==> job 2103 <==
==> flow/design.v <==
module mult(y,a,b);  
	output logic [15:0] y;
	input  logic [7:0] a,b;
	logic [15:0] y_tmp;
	logic [7:0]  a_tmp;
	logic [7:0]  b_tmp;
	logic [14:0] c1;
	logic [10:0] c2;            
	logic [14:0] out1;
	logic [12:0] out2;
	logic [10:0] out3;
	logic [8:0]  out4;
	logic [14:0] m_temp0;
	logic [13:0] m_temp1;
	logic [12:0] m_temp2;
	logic [11:0] m_temp3;
	logic [10:0] m_temp4;
	logic [9:0]  m_temp5;
	logic [8:0]  m_temp6;
	logic [7:0]  m_temp7;
	always_comb
		begin
			if(a[7])
				begin
					a_tmp = ~a+1'b1;
					if(b[7])
						begin
							b_tmp = ~b+1'b1;
							y = y_tmp ;
						end
					else
						begin
							b_tmp = b;
							y = ~y_tmp+1'b1;
						end
				end
			else
				begin
					a_tmp = a;
					if(b[7])
						begin
							b_tmp = ~b+1'b1;
							y = ~y_tmp+1'b1;
						end
					else
						begin
							b_tmp = b;
							y = y_tmp;
						end
				end
		end
	always_comb
		begin
			out1 = m_temp0 + m_temp1;
			out2 = m_temp2 + m_temp3;
			out3 = m_temp4 + m_temp5;
			out4 = m_temp6 + m_temp7;
			c1   = out1    + out2;
			c2   = out3    + out4;
			y_tmp= c1      + c2;
		end
	always_comb
		begin		
			m_temp0[14:7] = b_tmp[7]?a_tmp:8'b00000000;
			m_temp0[6:0]  = 7'b0000000;
			m_temp1[13:6] = b_tmp[6]?a_tmp:8'b00000000;
			m_temp1[5:0]  = 6'b000000;
			m_temp2[12:5] = b_tmp[5]?a_tmp:8'b00000000;
			m_temp2[4:0]  = 5'b00000;
			m_temp3[11:4] = b_tmp[4]?a_tmp:8'b00000000;
			m_temp3[3:0]  = 4'b0000;
			m_temp4[10:3] = b_tmp[3]?a_tmp:8'b00000000;
			m_temp4[2:0]  = 3'b000;
			m_temp5[9:2]  = b_tmp[2]?a_tmp:8'b00000000;
			m_temp5[1:0]  = 2'b00;
			m_temp6[8:1]  = b_tmp[1]?a_tmp:8'b00000000;
			m_temp6[0]    = 1'b0;
			m_temp7       = b_tmp[0]?a_tmp:8'b00000000;
		end
endmodule
	module cnm(rep,imp,rea,ima,req,imq);  
	output logic signed[15:0] rep, imp;
	input  logic signed[7:0] rea, req, ima, imq;
	logic signed[15:0] y0,y1,y2,y3;
	mult reaXreq (.y(y0), .a(rea), .b(req));
	mult imaXimq (.y(y1), .a(ima), .b(imq));
	mult reaXimq (.y(y2), .a(rea), .b(imq));
	mult imaXreq (.y(y3), .a(ima), .b(req));
	always_comb
		begin
			rep = y0-y1;
			imp = y2+y3;
		end
endmodule
module cnm_top (
    input  logic               clk,
    input  logic               rst,
    input  logic               in_valid,
    input  logic signed [7:0]  rea,
    input  logic signed [7:0]  ima,
    input  logic signed [7:0]  req,
    input  logic signed [7:0]  imq,
    output logic               out_valid,
    output logic signed [15:0] rep,
    output logic signed [15:0] imp
);
    logic signed [7:0]  rea_r, ima_r, req_r, imq_r;
    logic               valid_r;
    logic signed [15:0] rep_c, imp_c;
    cnm cnm (.rep(rep_c), .imp(imp_c), .rea(rea_r), .ima(ima_r), .req(req_r), .imq(imq_r));
    always_ff @(posedge clk) begin
        rea_r <= rea;
        ima_r <= ima;
        req_r <= req;
        imq_r <= imq;
        rep   <= rep_c;
        imp   <= imp_c;
        if (rst) begin
            valid_r   <= 1'b0;
            out_valid <= 1'b0;
        end else begin
            valid_r   <= in_valid;
            out_valid <= valid_r;
        end
    end
endmodule
==> flow/run.sh <==
#!/bin/bash
# the make line also repeats each setting of config.mk as NAME=value (left out here)
make -C /OpenROAD-flow-scripts/flow DESIGN_CONFIG=/design/flow/config.mk WORK_HOME=/design/flow/orfs CLKGATE_MAP_FILE= finish
==> flow/config.mk <==
export PLATFORM = sky130hd
export DESIGN_NAME = cnm_top
export DESIGN_NICKNAME = cnm_top
export VERILOG_FILES = /design/flow/design.v
export SDC_FILE = /design/flow/constraint.sdc
export NUM_CORES = 4
export LEC_CHECK = 0
export CAP_MARGIN = 20
export CORE_MARGIN = 2
export CORE_UTILIZATION = 72
export CTS_CLUSTER_DIAMETER = 354
export CTS_CLUSTER_SIZE = 27
export MAX_ROUTING_LAYER = met4
export PLACE_DENSITY_LB_ADDON = 0.21
export SETUP_SLACK_MARGIN = 0.61
export SLEW_MARGIN = 20
==> flow/constraint.sdc <==
create_clock -name core_clock -period 2.11 [get_ports {clk}]
set_input_delay 0.4220 -clock core_clock [delete_from_list [all_inputs] [get_ports {clk}]]
set_output_delay 0.4220 -clock core_clock [all_outputs]
set_load 0.01 [all_outputs]
==> job 6641 (differences from job 2103) <==
Settings changed: CORE_UTILIZATION 72 to 40, CTS_CLUSTER_DIAMETER 354 to unset, CTS_CLUSTER_SIZE 27 to unset, MAX_ROUTING_LAYER met4 to unset, PLACE_DENSITY_LB_ADDON 0.21 to unset, SETUP_SLACK_MARGIN 0.61 to unset.
==> flow/constraint.sdc (replaced) <==
create_clock -name core_clock -period 7.0 [get_ports {clk}]
set_input_delay 1.4000 -clock core_clock [delete_from_list [all_inputs] [get_ports {clk}]]
set_output_delay 1.4000 -clock core_clock [all_outputs]
set_load 0.01 [all_outputs]
==> job 6616 (differences from job 2103) <==
Settings changed: CORE_UTILIZATION 72 to 45, CTS_CLUSTER_DIAMETER 354 to unset, CTS_CLUSTER_SIZE 27 to unset, MAX_ROUTING_LAYER met4 to unset, PLACE_DENSITY_LB_ADDON 0.21 to unset, SETUP_SLACK_MARGIN 0.61 to unset.
==> flow/constraint.sdc (replaced) <==
create_clock -name core_clock -period 6.85 [get_ports {clk}]
set_input_delay 1.3700 -clock core_clock [delete_from_list [all_inputs] [get_ports {clk}]]
set_output_delay 1.3700 -clock core_clock [all_outputs]
set_load 0.01 [all_outputs]
==> comparison <==
- Job 6616 completed with no timing, DRC or antenna violations. Job 2103 never finished: it broke off in detailed placement on DPL-0038. Job 6641 finished with timing, DRC and antenna clean.
- Between job 6616 and job 6641, the lower via count is in job 6641 (gap 4.9%, measured against job 6641).
- Against job 6641, the first-iteration DRC count of job 6616 is larger by 20%.
- Maximum frequency: job 6616 is higher than job 6641 (0.91%).
- Between job 6616 and job 6641, the lower sequential share of layout area is in job 6616 (gap 0.76 points).
- Setup slack: job 6641 is better than job 6616 (89 ps).
- Against job 6641, the wire length of job 6616 is larger by about 5%.

========
==> run D: inputs <==
RTL: the design.v shown in full above, as it stands there.
Settings: LEC_CHECK=0, ABC_AREA=1, CAP_MARGIN=0, CELL_PAD_IN_SITES_DETAIL_PLACEMENT=0, CORE_MARGIN=5, CORE_UTILIZATION=41, CTS_CLUSTER_DIAMETER=170, CTS_CLUSTER_SIZE=99, GPL_TIMING_DRIVEN=1, PLACE_DENSITY_LB_ADDON=0.01, SLEW_MARGIN=40, TNS_END_PERCENT=20; clock period 4.54 ns.
run.sh (not shown) runs the stock make flow with config.mk's settings and CLKGATE_MAP_FILE=.
==> inputs of run B, as changes to run D <==
Settings changed: ABC_AREA 1 to unset, CORE_MARGIN 5 to 2, CORE_UTILIZATION 41 to 65, CTS_CLUSTER_DIAMETER 170 to unset, CTS_CLUSTER_SIZE 99 to 73, SETUP_SLACK_MARGIN set to 1.19.
==> flow/constraint.sdc (replaced) <==
create_clock -name core_clock -period 7.29 [get_ports {clk}]
set_input_delay 1.4580 -clock core_clock [delete_from_list [all_inputs] [get_ports {clk}]]
set_output_delay 1.4580 -clock core_clock [all_outputs]
set_load 0.01 [all_outputs]
==> flow_metrics.tcl <==
# place-and-route summary
set metrics [dict create \
    wl_met1_um 15100 \
    met2WireLength_um 18500 \
    rows 50 \
    synthMuxAreaShare_pct 0.412 \
    synthAdderAreaFrac_pct 30.7 \
    outcome "complete, no violations" \
    drtIter0Drc 709 \
    yosysTopAreaCellShare_pct 19.5 \
]
[end of results for run B]
==> flow_metrics.tcl <==
# place-and-route summary
set metrics [dict create \
    outcome "failed layout checks" \
    so_faults "negative setup slack" \
    finalNonFillerCells 3069 \
    yosysTopAreaCellShare_pct 17.9 \
    synthMuxAreaShare_pct 0 \
    flop-count 66 \
    ys_sh_xor_pct 10.7 \
    rows 66 \
    synthAdderAreaFrac_pct 28.2 \
    antenna_cells_inserted 0 \
    finalSetupViolations 22 \
    drtIter0Drc 591 \
    setup_slack_ps -1730 \
    met2WireLength_um 19400 \
    wl_met1_um 20400 \
]
[end of results for run D]

========
==> job 7551 <==
RTL: the design.v shown in full above, as it stands there.
make LEC_CHECK=0 ABC_AREA=1 CAP_MARGIN=0 CELL_PAD_IN_SITES_DETAIL_PLACEMENT=0 CORE_ASPECT_RATIO=0.5 CORE_MARGIN=7 CORE_UTILIZATION=43 CTS_CLUSTER_DIAMETER=170 CTS_CLUSTER_SIZE=99 GPL_TIMING_DRIVEN=0 HOLD_SLACK_MARGIN=-0.08 PLACE_DENSITY_LB_ADDON=0.01 SLEW_MARGIN=40 TNS_END_PERCENT=20 finish   # period 4.54 ns
==> job 1875: changes against job 7551 <==
==> flow/config.mk (replaced) <==
export PLATFORM = sky130hd
export DESIGN_NAME = cnm_top
export DESIGN_NICKNAME = cnm_top
export VERILOG_FILES = /design/flow/design.v
export SDC_FILE = /design/flow/constraint.sdc
export NUM_CORES = 4
export LEC_CHECK = 0
export CAP_MARGIN = 0
export CELL_PAD_IN_SITES_DETAIL_PLACEMENT = 0
export CORE_ASPECT_RATIO = 0.88
export CORE_MARGIN = 2
export CORE_UTILIZATION = 72
export CTS_CLUSTER_SIZE = 36
export GPL_TIMING_DRIVEN = 1
export PLACE_DENSITY_LB_ADDON = 0.0
export SLEW_MARGIN = 40
export TNS_END_PERCENT = 20
==> flow/constraint.sdc (replaced) <==
create_clock -name core_clock -period 6.9 [get_ports {clk}]
set_input_delay 1.3800 -clock core_clock [delete_from_list [all_inputs] [get_ports {clk}]]
set_output_delay 1.3800 -clock core_clock [all_outputs]
set_load 0.01 [all_outputs]
==> job 8291: changes against job 7551 <==
--- a/flow/config.mk
+++ b/flow/config.mk
@@ -9,11 +9,11 @@
 export CAP_MARGIN = 0
 export CELL_PAD_IN_SITES_DETAIL_PLACEMENT = 0
 export CORE_ASPECT_RATIO = 0.5
-export CORE_MARGIN = 7
+export CORE_MARGIN = 5
 export CORE_UTILIZATION = 43
 export CTS_CLUSTER_DIAMETER = 170
 export CTS_CLUSTER_SIZE = 99
-export GPL_TIMING_DRIVEN = 0
+export GPL_TIMING_DRIVEN = 1
 export HOLD_SLACK_MARGIN = -0.08
 export PLACE_DENSITY_LB_ADDON = 0.01
 export SLEW_MARGIN = 40
==> qor summary <==
	job 1875	job 7551	job 8291
NumNets Final	2,098	2,579	2,913
Y dimension of the die	127 um	140 um	136 um
GRT met1 Usage	45.4%	30.6%	33.6%
Synth-to-Final Area Change	25.7%	24.5%	46.0%
Iteration-0 DRC count of the detailed router	1,698	744	702
Met3 Usage GRT	6.90%	5.63%	4.53%
Cell repeated most along the worst path	sky130_fd_sc_hd__nor2_1	sky130_fd_sc_hd__nand2_1	sky130_fd_sc_hd__nand2_1
Nonclk buf count	199	172	506
Area fraction in mux cells	0.412%	0%	0%
Largest type area fraction	19.5%	17.9%	17.9%
Synth Area per Inst	7.71 um^2	6.39 um^2	6.39 um^2
Top metal layer carrying routed signals	met5	met4	met4
Total global routing track utilization	35.9%	21.8%	23.9%
Met3 Routed Length	4.49 mm	2.66 mm	2.05 mm
Routed vias	13,400	13,100	14,400
Cts repair resizes	19	116	126
Multi-input gate area	11,400 um^2	11,800 um^2	12,100 um^2
Number of non-filler instances in the completed layout	2,037	2,708	3,051
Status	complete, but fails checks	complete, but fails checks	complete, but fails checks
Violated checks	setup timing	setup timing	setup timing
Synth top cell by count	sky130_fd_sc_hd__nor2_1	sky130_fd_sc_hd__nand2_1	sky130_fd_sc_hd__nand2_1

========
==> v37 <==
RTL: the design.v shown in full above, as it stands there.
export LEC_CHECK = 0
export ABC_AREA = 1
export CAP_MARGIN = 20
export CORE_MARGIN = 2
export CORE_UTILIZATION = 72
export CTS_CLUSTER_DIAMETER = 228
export CTS_CLUSTER_SIZE = 22
export PLACE_DENSITY_LB_ADDON = 0.26
export SETUP_SLACK_MARGIN = 1.04
export SLEW_MARGIN = 20
create_clock -name core_clock -period 7.24 [get_ports {clk}]
==> v19 (differences from v37) <==
Settings changed: ABC_AREA 1 to unset, CORE_UTILIZATION 72 to 40, CTS_CLUSTER_DIAMETER 228 to unset, CTS_CLUSTER_SIZE 22 to 20, PLACE_DENSITY_LB_ADDON 0.26 to unset, SETUP_SLACK_MARGIN 1.04 to unset, SLEW_MARGIN 20 to 35, TNS_END_PERCENT set to 80.
==> flow/constraint.sdc (replaced) <==
create_clock -name core_clock -period 7.0 [get_ports {clk}]
set_input_delay 1.4000 -clock core_clock [delete_from_list [all_inputs] [get_ports {clk}]]
set_output_delay 1.4000 -clock core_clock [all_outputs]
set_load 0.01 [all_outputs]
==> comparison table <==
metric	v19	v37
Share of synthesized area spent on multiplexers	0.412%	0%
Cell total in the yosys stat output	1,616	2,129
Adder-cell area share of the yosys netlist	30.7%	28.2%
Placer Congestion	0.912	0.999
AND-OR/OR-AND share of the synthesized area	15.2%	8.79%
Result of the run	complete, no violations	aborted with a tool error
Failing step	-	5_1_grt
Setup slack after placement	0.0283 ns	0.0338 ns
Combined area of all synthesized cells	12,500 µm²	13,600 µm²
Number of nets produced by synthesis	1,915	2,428
Number of distinct library cells after synthesis	57	42
Average size of a mapped cell	7.71 µm²	6.39 µm²
Gates resized, CTS repair	2	111
Count of standard-cell rows	64	50
Yosys stat area	12,500 µm²	13,600 µm²
Area share of xor/xnor cells in the synthesized design	18.2%	10.7%
Area after detailed placement	14,300 µm²	14,600 µm²
And+or+nand+nor area frac	18.9%	30.9%
Chip Height	181 µm	141 µm
DIE WIDTH	181 µm	141 µm
Total die size	32,600 µm²	20,000 µm²
Buffers inserted by post-CTS timing repair	0	49
Effective utilization at floorplan	40.6%	72.9%
Synth top cell by count	nor2_1	nand2_1
Detail Placement HPWL	27,200 µm	29,200 µm
Sequential cell area fraction in the yosys report	10.6%	9.72%
Area share of the largest cell type after synthesis	19.5%	17.9%

========
==> inputs of harbor <==
Starts from the design.v that is shown in full above.
Settings: LEC_CHECK=0, ABC_AREA=1, CAP_MARGIN=0, CELL_PAD_IN_SITES_DETAIL_PLACEMENT=0, CORE_MARGIN=5, CORE_UTILIZATION=70, CTS_CLUSTER_SIZE=15, GPL_TIMING_DRIVEN=1, PLACE_DENSITY_LB_ADDON=0.01, SETUP_SLACK_MARGIN=0.26, SLEW_MARGIN=40, TNS_END_PERCENT=20; clock period 1.8 ns.
==> yarrow: changes against harbor <==
- CELL_PAD_IN_SITES_DETAIL_PLACEMENT: 0 -> not set
- CORE_ASPECT_RATIO: not set -> 0.5
- CORE_MARGIN: 5 -> 2
- CORE_UTILIZATION: 70 -> 72
- CTS_CLUSTER_DIAMETER: not set -> 373
- CTS_CLUSTER_SIZE: 15 -> 99
- GPL_TIMING_DRIVEN: 1 -> not set
- PLACE_DENSITY_LB_ADDON: 0.01 -> not set
- SETUP_SLACK_MARGIN: 0.26 -> 0.34
- SLEW_MARGIN: 40 -> 20
- TNS_END_PERCENT: 20 -> 5
==> flow/constraint.sdc (replaced) <==
create_clock -name core_clock -period 6.23 [get_ports {clk}]
set_input_delay 1.2460 -clock core_clock [delete_from_list [all_inputs] [get_ports {clk}]]
set_output_delay 1.2460 -clock core_clock [all_outputs]
set_load 0.01 [all_outputs]
==> xenon: changes against harbor <==
- CORE_MARGIN: 5 -> 2
- CORE_UTILIZATION: 70 -> 66
- CTS_CLUSTER_SIZE: 15 -> 17
- PLACE_DENSITY_LB_ADDON: 0.01 -> not set
- SETUP_SLACK_MARGIN: 0.26 -> -0.06
==> flow/constraint.sdc (replaced) <==
create_clock -name core_clock -period 1.47 [get_ports {clk}]
set_input_delay 0.2940 -clock core_clock [delete_from_list [all_inputs] [get_ports {clk}]]
set_output_delay 0.2940 -clock core_clock [all_outputs]
set_load 0.01 [all_outputs]
==> comparison table <==
	yarrow	harbor	xenon
Post-DP HPWL	30300 um	43300 um	37200 um
Die Wd	198 um	149 um	148 um
Vertical die dimension	101 um	149 um	148 um
Number of CTS-inserted buffers	9	-	9
Placed Area	15400 um2	18100 um2	18200 um2
Area inside the core boundary	18400 um2	19300 um2	20200 um2
Number of gates given a new drive strength after cts	78	-	188
Post-synthesis mux area share	0%	0%	0%
Placed cell count	2509	2839	2851
Final weighted congestion of routability-driven global placement	0.986	0.988	1.02
Total die size	20100 um2	22300 um2	21800 um2
Status	failed layout checks	did not finish	did not finish
Last stage reached	-	4_1_cts	5_1_grt
Violated checks	setup timing	-	-
Clk Tree Root Cell	sky130_fd_sc_hd__clkbuf_16	-	sky130_fd_sc_hd__clkbuf_16
Clock tree buffer depth	2	-	2
Yosys synthesis warning count	3	3	3
Hold-fix buffers at CTS	0	-	0
Site row count	35	51	52
DP Worst Slack	-0.107 ns	-4.80 ns	-5.18 ns
Deepest level of the CTS H-tree	3	-	3
Library cell with the largest summed area after synthesis	sky130_fd_sc_hd__ha_1	sky130_fd_sc_hd__ha_1	sky130_fd_sc_hd__ha_1
Top FF cell, synth	sky130_fd_sc_hd__dfxtp_1	sky130_fd_sc_hd__dfxtp_1	sky130_fd_sc_hd__dfxtp_1
Floorplan core density	73.8%	70.6%	67.2%
Post-CTS Setup Bufs	30	-	42
Clock Sink Count	66	-	66
